## run 1
Design Hq2x, start of the top module:
module Hq2x #(parameter LENGTH = 16, parameter HALF_DEPTH = 1, parameter DWIDTH = HALF_DEPTH ? 11 : 23)
(
	input             clk,
	input             ce_in,
	input  [DWIDTH:0] inputpixel,
	input             mono,
	input             disable_hq2x,
	input             reset_frame,
	input             reset_line,
	input             ce_out,
	input       [1:0] read_y,
	input             hblank,
	output [DWIDTH:0] outpixel
);
Settings: LEC_CHECK=0, ABC_AREA=1, CAP_MARGIN=20, CELL_PAD_IN_SITES_DETAIL_PLACEMENT=2, CELL_PAD_IN_SITES_GLOBAL_PLACEMENT=3, CORE_ASPECT_RATIO=0.7, CORE_MARGIN=2, CORE_UTILIZATION=45, GPL_ROUTABILITY_DRIVEN=1, MAX_ROUTING_LAYER=met4, PLACE_DENSITY=0.6, SETUP_SLACK_MARGIN=0.33, SLEW_MARGIN=20; clock period 8.0 ns.
run.sh (not shown) runs the stock make flow with config.mk's settings and CLKGATE_MAP_FILE=.
The following lists how run 2 was set up differently from run 1:
Settings: clearing ABC_AREA, which used to be 1; swapping 45 for 40 in CORE_UTILIZATION; clearing CELL_PAD_IN_SITES_DETAIL_PLACEMENT, which used to be 2; clearing GPL_ROUTABILITY_DRIVEN, which used to be 1; putting CTS_CLUSTER_DIAMETER at 62 where nothing was set; clearing PLACE_DENSITY, which used to be 0.6; putting TNS_END_PERCENT at 10 where nothing was set; clearing CELL_PAD_IN_SITES_GLOBAL_PLACEMENT, which used to be 3; swapping 0.33 for 1.64 in SETUP_SLACK_MARGIN; clearing CORE_ASPECT_RATIO, which used to be 0.7; swapping 20 for 25 in CAP_MARGIN; clearing MAX_ROUTING_LAYER, which used to be met4.
Notes after the runs:
- The non-clock buffer count in run 2 sits 24 above the value recorded for run 1.
- Compared with run 1, run 2 shows area after synthesis that has gone down slightly.
- The run showing the greater clock power share is run 2.
- Compare run 1 and run 2 | critical path depth higher: run 1
For run 3, these inputs were changed with respect to run 2:
Settings: MAX_ROUTING_LAYER now met4, previously not set; TNS_END_PERCENT no longer set, was 10; PLACE_DENSITY now 0.6, previously not set; CORE_ASPECT_RATIO now 0.7, previously not set; CORE_UTILIZATION now 45, was 40; SETUP_SLACK_MARGIN now 0.33, was 1.64; CTS_CLUSTER_DIAMETER no longer set, was 62; ABC_AREA now 1, previously not set; CELL_PAD_IN_SITES_DETAIL_PLACEMENT now 1, previously not set; CAP_MARGIN now 20, was 25; GPL_ROUTABILITY_DRIVEN now 0, previously not set.
==> comparison <==
Worst setup slack (higher): run 2
Run 3 against run 2: share of total power consumed by net switching higher; post-layout minimum cycle time rose 1.17 ns; cell area dropped about 1.6%; cell count now larger.
Est. power | run 3 vs run 2 | run 3 higher
Sort run 2 and run 3 by post-detailed-placement cell area, descending, and run 3 comes first.
Diff run 2 -> run 3: ratio of final minimum period to clock period up 15 points; clock tree cell share of total cell area down 1.0 points; clock skew after layout down 0.013 ns; floorplan die width up about 13%.
Looking at biggest combinational cell group after synthesis, the AND-OR/OR-AND gates result is from run 3; the multiplexers one comes from run 2.
Changes in run 4 relative to run 3:
Settings: clearing CORE_ASPECT_RATIO, which used to be 0.7; swapping 0.33 for 1.64 in SETUP_SLACK_MARGIN; swapping 45 for 24 in CORE_UTILIZATION; putting TNS_END_PERCENT at 10 where nothing was set; clearing ABC_AREA, which used to be 1; clearing PLACE_DENSITY, which used to be 0.6; clearing GPL_ROUTABILITY_DRIVEN, which used to be 0; putting CTS_CLUSTER_DIAMETER at 62 where nothing was set; clearing CELL_PAD_IN_SITES_DETAIL_PLACEMENT, which used to be 1.
--- outcome ---
Summary of run 4 over run 3: number of buffers inserted by post-CTS setup repair went up, area growth from synthesis to layout rose 5.4 points, number of nets in the final layout went down.
Final worst setup slack ends up lower on run 3.
Cmp run 4 vs run 3: number of well-tap cells placed higher in run 4
Diff run 3 -> run 4: fraction of the cycle the final worst path needs decreased 13 points; wire length after detailed routing shrank by 22%.
The inputs of run 5 differ from those of run 4 as listed below.
Settings: SETUP_SLACK_MARGIN removed (was 1.64); TNS_END_PERCENT removed (was 10); MAX_ROUTING_LAYER removed (was met4); CORE_UTILIZATION changed from 24 to 67; CTS_CLUSTER_DIAMETER removed (was 62); the clock period (ns, I/O delays scaled along) changed from 8.0 to 4.01.
In run 5 the implementation ran to completion but is not tape-out ready, as the final checks report negative setup slack.
Summary of run 5 over run 4: clock buffer count now larger; number of cells in the finished layout apart from fillers now smaller; detailed-route wire length went up by 6.0%; global-route usage +23 points.
Run 4 has a lower highest clock rate than run 5.
Power and IR drop assume default switching activity.
